== v11 ==
## conv_mac_unit
module conv_mac_unit (
	input wire aclk,
	input wire aresetn,
	input wire aclken,
	input wire[1:0] calfmt,
	input wire[8*16-1:0] mac_in_ftm,
	input wire[8*16-1:0] mac_in_wgt,
	input wire mac_in_ftm_masked,
	input wire[1:0] mac_in_info_along,
	input wire mac_in_valid,
	output wire[7:0] mac_out_exp,
	output wire[39:0] mac_out_frac,
	output wire[1:0] mac_out_info_along,
	output wire mac_out_valid
);
	localparam integer ATOMIC_C = 8;
	wire[ATOMIC_C*16-1:0] mul_op_a;
	wire[ATOMIC_C*16-1:0] mul_op_b;
	wire mul_ce;
	wire[ATOMIC_C*32-1:0] mul_res;
	conv_mac_cell #(
		.ATOMIC_C(ATOMIC_C),
		.EN_SMALL_FP16("true"),
		.INFO_ALONG_WIDTH(2),
		.SIM_DELAY(0)
	)mac_cell_u(
		.aclk(aclk),
		.aresetn(aresetn),
		.aclken(aclken),
		.calfmt(calfmt),
		.mac_in_ftm(mac_in_ftm),
		.mac_in_wgt(mac_in_wgt),
		.mac_in_ftm_masked(mac_in_ftm_masked),
		.mac_in_info_along(mac_in_info_along),
		.mac_in_valid(mac_in_valid),
		.mac_out_exp(mac_out_exp),
		.mac_out_frac(mac_out_frac),
		.mac_out_info_along(mac_out_info_along),
		.mac_out_valid(mac_out_valid),
		.mul_op_a(mul_op_a),
		.mul_op_b(mul_op_b),
		.mul_ce(mul_ce),
		.mul_res(mul_res)
	);
	genvar mul_i;
	generate
		for(mul_i = 0;mul_i < ATOMIC_C;mul_i = mul_i + 1)
		begin:mul_blk
			signed_mul #(
				.op_a_width(16),
				.op_b_width(16),
				.output_width(32),
				.en_in_reg("false"),
				.en_out_reg("false"),
				.simulation_delay(0)
			)mul_u(
				.clk(aclk),
				.ce_in_reg(1'b0),
				.ce_mul(mul_ce),
				.ce_out_reg(1'b0),
				.op_a(mul_op_a[mul_i*16+15:mul_i*16]),
				.op_b(mul_op_b[mul_i*16+15:mul_i*16]),
				.res(mul_res[mul_i*32+31:mul_i*32])
			);
		end
	endgenerate
endmodule
Size: roughly 16000 cells after synthesis, about 1400 flip-flops, ~320 I/O pins, roughly 0.16 mm^2 of cells after synthesis.
clock: 7.0 ns
lec_check: 0
cap_margin: 5
core_margin: 2
core_utilization: 40
cts_cluster_size: 33
gpl_timing_driven: 0
hold_slack_margin: 0.01
setup_slack_margin: 0.05
slew_margin: 20
run.sh (not shown) runs the stock make flow with config.mk's settings and CLKGATE_MAP_FILE=.
v11 completed every stage of the flow, and the final layout passed the timing, design-rule and antenna checks.
Modified inputs, v7 compared to v11
- HOLD_SLACK_MARGIN no longer set, was 0.01
- CAP_MARGIN now 20, was 5
- CTS_CLUSTER_SIZE no longer set, was 33
- CORE_UTILIZATION now 53, was 40
- GPL_TIMING_DRIVEN no longer set, was 0
- SETUP_SLACK_MARGIN no longer set, was 0.05
- the clock period (ns, I/O delays scaled along) now 6.58, was 7.0
Notes after the runs:
The number of filler instances in the final layout number comes out higher for v11 vs v7.
The lower stage delay of the slowest cell on the critical path of v7 and v11 is in v11.
Area: v7 vs v11 -> v7 smaller
The setup slack of v7 is smaller than that of v11.
As far as number of flip-flops and latches is concerned, v7 and v11 perform about the same.
v7 reports a lower required time of the worst setup path than v11 does.
Going from v11 to v7, the routed length on met2 was found to have gone down by 17%.
v7 vs v11, source of the critical timing path: mac_cell_u.mul_op_a_arr_d1[6][10]$_DFFE_PP_ vs mac_cell_u.mul_op_a_arr_d1[3][4]$_DFFE_PP_
Die outline area on v7 is down relative to v11.
For v15, these inputs were changed with respect to v7:
- CORE_UTILIZATION changed from 53 to 57
- the clock period (ns, I/O delays scaled along) changed from 6.58 to 4.27
Findings:
Completing all stages was not enough for v15: its layout failed the final checks because of negative setup slack. Total global routing track utilization for v15: 4.2 points up relative to v7. Changes observed in v15 relative to v7: clock tree cell share of total cell area has decreased; maximum frequency went up by 0.0024 GHz. v15 ends up with a placer's final routability congestion estimate that is 0.043 higher than in v7. Summary of v15 over v7: final standard cell utilization of the core now larger, number of nets at the end of the flow now larger, clock latency on the worst-skew pair comparable.

========
conv_mac_unit again, from the RTL that the note above started with.
// conv_mac_unit
module conv_mac_unit (
	input wire aclk,
	input wire aresetn,
	input wire aclken,
	input wire[1:0] calfmt,
	input wire[8*16-1:0] mac_in_ftm,
	input wire[8*16-1:0] mac_in_wgt,
	input wire mac_in_ftm_masked,
	input wire[1:0] mac_in_info_along,
	input wire mac_in_valid,
	output wire[7:0] mac_out_exp,
	output wire[39:0] mac_out_frac,
	output wire[1:0] mac_out_info_along,
	output wire mac_out_valid
);
make LEC_CHECK=0 CAP_MARGIN=15 CORE_MARGIN=2 CORE_UTILIZATION=72 GPL_ROUTABILITY_DRIVEN=1 PLACE_DENSITY=0.65 SETUP_SLACK_MARGIN=-0.35 SLEW_MARGIN=20 finish   # period 5.63 ns
The starting point finished but fails on setup timing.
Then changed:
CAP_MARGIN = 20   (was 15)
CORE_UTILIZATION = 23   (was 72)
GPL_ROUTABILITY_DRIVEN = unset   (was 1)
PLACE_DENSITY = unset   (was 0.65)
SETUP_SLACK_MARGIN = unset   (was -0.35)
clock period = 10.7 ns   (was 5.63 ns; I/O delays follow)
What happened: The new run finished with timing, DRC and antenna clean. Setup slack gains 4.2 ns. Register-to-register slack gains 4.6 ns. Cell count goes up by 22%. Routed wire length goes down by about 10%.

========
conv_mac_unit again, from the RTL that the note above started with.
clock: 3.88 ns
lec_check: 0
cap_margin: 0
core_margin: 2
core_utilization: 72
cts_cluster_size: 25
hold_slack_margin: 0.3
max_routing_layer: met4
setup_slack_margin: 0.51
slew_margin: 10
tns_end_percent: 60
The starting point died in 5_1_grt.
Next try:
CAP_MARGIN = 20   (was 0)
CORE_UTILIZATION = 65   (was 72)
CTS_CLUSTER_SIZE = unset   (was 25)
HOLD_SLACK_MARGIN = unset   (was 0.3)
MAX_ROUTING_LAYER = unset   (was met4)
SETUP_SLACK_MARGIN = unset   (was 0.51)
SLEW_MARGIN = 20   (was 10)
TNS_END_PERCENT = unset   (was 60)
clock period = 3.99 ns   (was 3.88 ns; I/O delays follow)
The new run completed, yet does not pass: setup timing.
Area after synthesis stays the same.
Die size rose by 11%.
Synthesized cell count is unchanged.

========
== sierra ==
conv_mac_unit again, from the RTL that the note above started with.
==> flow/config.mk <==
export PLATFORM = sky130hd
export DESIGN_NAME = conv_mac_unit
export DESIGN_NICKNAME = conv_mac_unit
export VERILOG_FILES = /design/flow/design.v
export SDC_FILE = /design/flow/constraint.sdc
export NUM_CORES = 4
export LEC_CHECK = 0
export CAP_MARGIN = 20
export CORE_MARGIN = 2
export CORE_UTILIZATION = 72
export CTS_CLUSTER_DIAMETER = 397
export PLACE_DENSITY = 0.42
export SLEW_MARGIN = 20
==> flow/constraint.sdc <==
create_clock -name core_clock -period 6.0 [get_ports {aclk}]
set_input_delay 1.2000 -clock core_clock [delete_from_list [all_inputs] [get_ports {aclk}]]
set_output_delay 1.2000 -clock core_clock [all_outputs]
set_load 0.01 [all_outputs]
| sierra | all stages done | FAIL | setup timing |
#### Input delta (xenon over sierra)
Settings: swapping 72 for 10 in CORE_UTILIZATION; clearing PLACE_DENSITY, which used to be 0.42; clearing CTS_CLUSTER_DIAMETER, which used to be 397; swapping 6.0 for 8.2 in the clock period (ns, I/O delays scaled along).
Notes after the runs:
xenon finished all stages; the layout is clean.
xenon vs. sierra: fraction of area in registers down 1.1 points, final hold violation count saw little to no change.
The count of pins on the block boundary on xenon is in line with that on sierra.
Input changes introduced in juniper (baseline for comparison: xenon):
Settings: CORE_UTILIZATION changed from 10 to 40; the clock period (ns, I/O delays scaled along) changed from 8.2 to 7.0.
- The clock network area share number comes out higher for juniper vs xenon.
- Looking only at post-route minimum period, and setting everything else aside, the higher value of juniper and xenon goes to xenon.
- Number of CTS-inserted buffers up 27 in juniper wrt xenon
Here is what was changed in the inputs of pepper compared with juniper.
Settings: setting ABC_AREA to 1 for the first time; changing SLEW_MARGIN from 20 to 0; setting CORE_ASPECT_RATIO to 0.72 for the first time.
### Flow results
Measured against juniper, the die extent in y of pepper comes out at 0.869 times the reference value.
Summary: with juniper as the reference, synthesized area per cell in pepper moved down by more than 10%.
pepper vs juniper — slew at the pin closest to its max-slew limit rose 59 ps.

========
conv_mac_unit again, from the RTL that the note above started with.
make LEC_CHECK=0 CAP_MARGIN=20 CORE_MARGIN=2 CORE_UTILIZATION=70 SETUP_SLACK_MARGIN=-0.32 SLEW_MARGIN=20 finish   # period 5.49 ns
The starting point ran to the end with violations: setup timing.
Rerun with:
Settings changed: CAP_MARGIN 20 to 35, CORE_UTILIZATION 70 to 72, PLACE_DENSITY set to 0.66.
Outcome: With this change the flow failed in global routing. Area after synthesis stays the same. Synthesized cell count stays the same. Die size fell by 2.8%.
Rerun with:
Settings changed: CAP_MARGIN 35 to 20, CORE_UTILIZATION 72 to 22, PLACE_DENSITY 0.66 to unset, SETUP_SLACK_MARGIN -0.32 to unset.
Clock period 5.49 ns to 6.84 ns, I/O delays scaled along.
With this change the flow produced a clean layout.
Die area rose to 3.2 times its value.
Area after synthesis does not change.
Synthesized cell count stays the same.
Rerun with:
Settings changed: CORE_UTILIZATION 22 to 40.
Result: The changed run finished with timing, DRC and antenna clean; cell count went down by 17%; worst setup slack gets better by 30 ps; wire length went down by 6.2%; clock skew is about the same; maximum frequency went up by 0.46%; hold slack gets better by 9.8 ps; synthesized area is unchanged; design area went down by 3.1%; global-route usage went up by 9.0 points.
Rerun with:
Settings changed: CORE_UTILIZATION 40 to 67.
Clock period 6.84 ns to 4.71 ns, I/O delays scaled along.
What happened: The changed run completed, yet does not pass: setup timing. Cell area went up by 9.9%. Die area decreases by 40%. Worst hold slack degrades by 320 ps. Maximum frequency fell by 3.7%.

========
conv_mac_unit again, from the RTL that the note above started with.
clock: 5.12 ns
lec_check: 0
abc_area: 1
cap_margin: 20
cell_pad_in_sites_detail_placement: 0
core_aspect_ratio: 1.33
core_margin: 8
core_utilization: 40
cts_cluster_diameter: 159
cts_cluster_size: 11
max_routing_layer: met5
min_routing_layer: met2
place_density: 0.95
slew_margin: 5
The first run stopped in 5_1_grt on GRT-0232.
Change:
==> flow/config.mk (replaced) <==
export PLATFORM = sky130hd
export DESIGN_NAME = conv_mac_unit
export DESIGN_NICKNAME = conv_mac_unit
export VERILOG_FILES = /design/flow/design.v
export SDC_FILE = /design/flow/constraint.sdc
export NUM_CORES = 4
export LEC_CHECK = 0
export CAP_MARGIN = 20
export CORE_MARGIN = 2
export CORE_UTILIZATION = 40
export SETUP_SLACK_MARGIN = 0.93
export SLEW_MARGIN = 20
==> flow/constraint.sdc (replaced) <==
create_clock -name core_clock -period 6.84 [get_ports {aclk}]
set_input_delay 1.3680 -clock core_clock [delete_from_list [all_inputs] [get_ports {aclk}]]
set_output_delay 1.3680 -clock core_clock [all_outputs]
set_load 0.01 [all_outputs]
What happened: With this change the flow completed with no timing, DRC or antenna violations; area after synthesis falls by a few percent; die area falls by a little under a tenth; synthesized cell count falls by about a fifth.

========
Starting RTL as in the previous note.
Settings: LEC_CHECK=0, CAP_MARGIN=5, CELL_PAD_IN_SITES_GLOBAL_PLACEMENT=1, CORE_MARGIN=2, CORE_UTILIZATION=40, CTS_CLUSTER_SIZE=33, GPL_ROUTABILITY_DRIVEN=0, GPL_TIMING_DRIVEN=0, HOLD_SLACK_MARGIN=0.01, SETUP_SLACK_MARGIN=0.05, SLEW_MARGIN=10; clock period 7.0 ns.
Edit:
- CAP_MARGIN: 5 -> 20
- CELL_PAD_IN_SITES_GLOBAL_PLACEMENT: 1 -> not set
- CORE_UTILIZATION: 40 -> 72
- CTS_CLUSTER_SIZE: 33 -> not set
- GPL_ROUTABILITY_DRIVEN: 0 -> not set
- GPL_TIMING_DRIVEN: 0 -> not set
- HOLD_SLACK_MARGIN: 0.01 -> not set
- MAX_ROUTING_LAYER: not set -> met4
- PLACE_DENSITY: not set -> 0.78
- SETUP_SLACK_MARGIN: 0.05 -> 1.09
- SLEW_MARGIN: 10 -> 20
Result:
- The changed run aborted during global routing on ODB-0269
- area after synthesis stays the same
- die area falls by 44%
- synthesized cell count is unchanged
Edit:
- CORE_UTILIZATION: 72 -> 58
- MAX_ROUTING_LAYER: met4 -> not set
- PLACE_DENSITY: 0.78 -> not set
- SETUP_SLACK_MARGIN: 1.09 -> not set
- clock period: 7.0 -> 7.55 ns (I/O delays scaled with it)
Effect: The new run finished clean; synthesized cell count does not change; area after synthesis does not change; die size is higher by a quarter to a third.
Edit:
- CORE_UTILIZATION: 58 -> 66
- SETUP_SLACK_MARGIN: not set -> 1.09
- clock period: 7.55 -> 7.0 ns (I/O delays scaled with it)
Critical path depth is unchanged.
Count of clock-buffer cells in the layout shrinks by 14.
Sequential share of layout area fell by 1.6 points.
Clock skew drops by 0.017 ns.
Global-route usage came out higher by 5.8 points.
Register-to-register slack gets better by 0.06 ns.
Flip-flop count is unchanged.
Die size came out lower by 12%.
Design area rises by 7.0%.
Routed wire length grows by 7.8%.

========
Setup of job 101:
conv_mac_unit again, from the RTL that the note above started with.
export LEC_CHECK = 0
export CAP_MARGIN = 15
export CORE_MARGIN = 2
export CORE_UTILIZATION = 72
export CTS_CLUSTER_SIZE = 19
export GPL_ROUTABILITY_DRIVEN = 1
export PLACE_DENSITY_LB_ADDON = 0.28
export SETUP_SLACK_MARGIN = 0.46
export SLEW_MARGIN = 20
create_clock -name core_clock -period 3.89 [get_ports {aclk}]
The log for job 101 ends in 5_1_grt with error ODB-0269, so the run never completed.
The inputs of job 102 differ from those of job 101 as listed below.
# job 101
export LEC_CHECK = 0
export CAP_MARGIN = 15
export CORE_MARGIN = 2
export CORE_UTILIZATION = 72
export CTS_CLUSTER_SIZE = 19
export GPL_ROUTABILITY_DRIVEN = 1
export PLACE_DENSITY_LB_ADDON = 0.28
export SETUP_SLACK_MARGIN = 0.46
export SLEW_MARGIN = 20
create_clock -name core_clock -period 3.89 [get_ports {aclk}]
# job 102
export LEC_CHECK = 0
export CAP_MARGIN = 15
export CORE_MARGIN = 2
export CORE_UTILIZATION = 72
export GPL_ROUTABILITY_DRIVEN = 1
export PLACE_DENSITY = 0.71
export SETUP_SLACK_MARGIN = 0.8
export SLEW_MARGIN = 20
create_clock -name core_clock -period 6.95 [get_ports {aclk}]
[summary]
- Job 102 was carried through to the last stage, and its layout satisfied the timing, design-rule and antenna checks.
- Number of post-CTS setup repair buffers: job 102 vs job 101 up 45%
- Job 102 against job 101; placed cell count is down by a little under 10%.
- For the total of cells resized after clock tree synthesis, job 102 came in about 70% lower than job 101 did.
Here is what was changed in the inputs of job 103 compared with job 102.
# job 102
export LEC_CHECK = 0
export CAP_MARGIN = 15
export CORE_MARGIN = 2
export CORE_UTILIZATION = 72
export GPL_ROUTABILITY_DRIVEN = 1
export PLACE_DENSITY = 0.71
export SETUP_SLACK_MARGIN = 0.8
export SLEW_MARGIN = 20
create_clock -name core_clock -period 6.95 [get_ports {aclk}]
# job 103
export LEC_CHECK = 0
export CAP_MARGIN = 20
export CORE_MARGIN = 2
export CORE_UTILIZATION = 72
export PLACE_DENSITY = 0.64
export SLEW_MARGIN = 20
create_clock -name core_clock -period 6.62 [get_ports {aclk}]
### Flow results
Job 103 against job 102: final RePlAce weighted congestion moved down; number of resized instances in the post-cts repair step moved down; maximum achievable frequency moved up.
## Diff of input files: job 104 against job 103
# job 103
export LEC_CHECK = 0
export CAP_MARGIN = 20
export CORE_MARGIN = 2
export CORE_UTILIZATION = 72
export PLACE_DENSITY = 0.64
export SLEW_MARGIN = 20
create_clock -name core_clock -period 6.62 [get_ports {aclk}]
# job 104
export LEC_CHECK = 0
export CAP_MARGIN = 20
export CORE_MARGIN = 2
export CORE_UTILIZATION = 66
export SLEW_MARGIN = 20
create_clock -name core_clock -period 5.88 [get_ports {aclk}]
--- outcome ---
[job 104] flow finished | final checks: failed | reasons: setup timing
Job 104 against job 103: routed wire length now larger; final area now larger.
| synthesis-to-finish area growth | lower: job 103 |
Job 104 gives more period utilization than job 103 did.
Modified inputs, job 105 compared to job 104
# job 104
export LEC_CHECK = 0
export CAP_MARGIN = 20
export CORE_MARGIN = 2
export CORE_UTILIZATION = 66
export SLEW_MARGIN = 20
create_clock -name core_clock -period 5.88 [get_ports {aclk}]
# job 105
export LEC_CHECK = 0
export CAP_MARGIN = 20
export CORE_MARGIN = 2
export CORE_UTILIZATION = 68
export PLACE_DENSITY = 0.42
export SLEW_MARGIN = 20
create_clock -name core_clock -period 6.94 [get_ports {aclk}]
Notes after the runs:
Job 105 finished every stage and its layout cleared the timing, design-rule and antenna checks. Job 105 vs. job 104: number of gates resized after cts saw a decrease, cell area after layout saw a decrease, sequential share of layout area saw an increase, share of the cycle needed by the critical path after routing saw a decrease. Job 104 reports its end point of the critical path as mul_blk[7].mul_u.mul_res[22]$_DFFE_PP_ while job 105 reports mul_blk[7].mul_u.mul_res[31]$_DFFE_PP_. Compared with job 104, job 105 instantiates a smaller number of cells. Delta(endpoint required time on the critical path, job 105 - job 104) > 0.
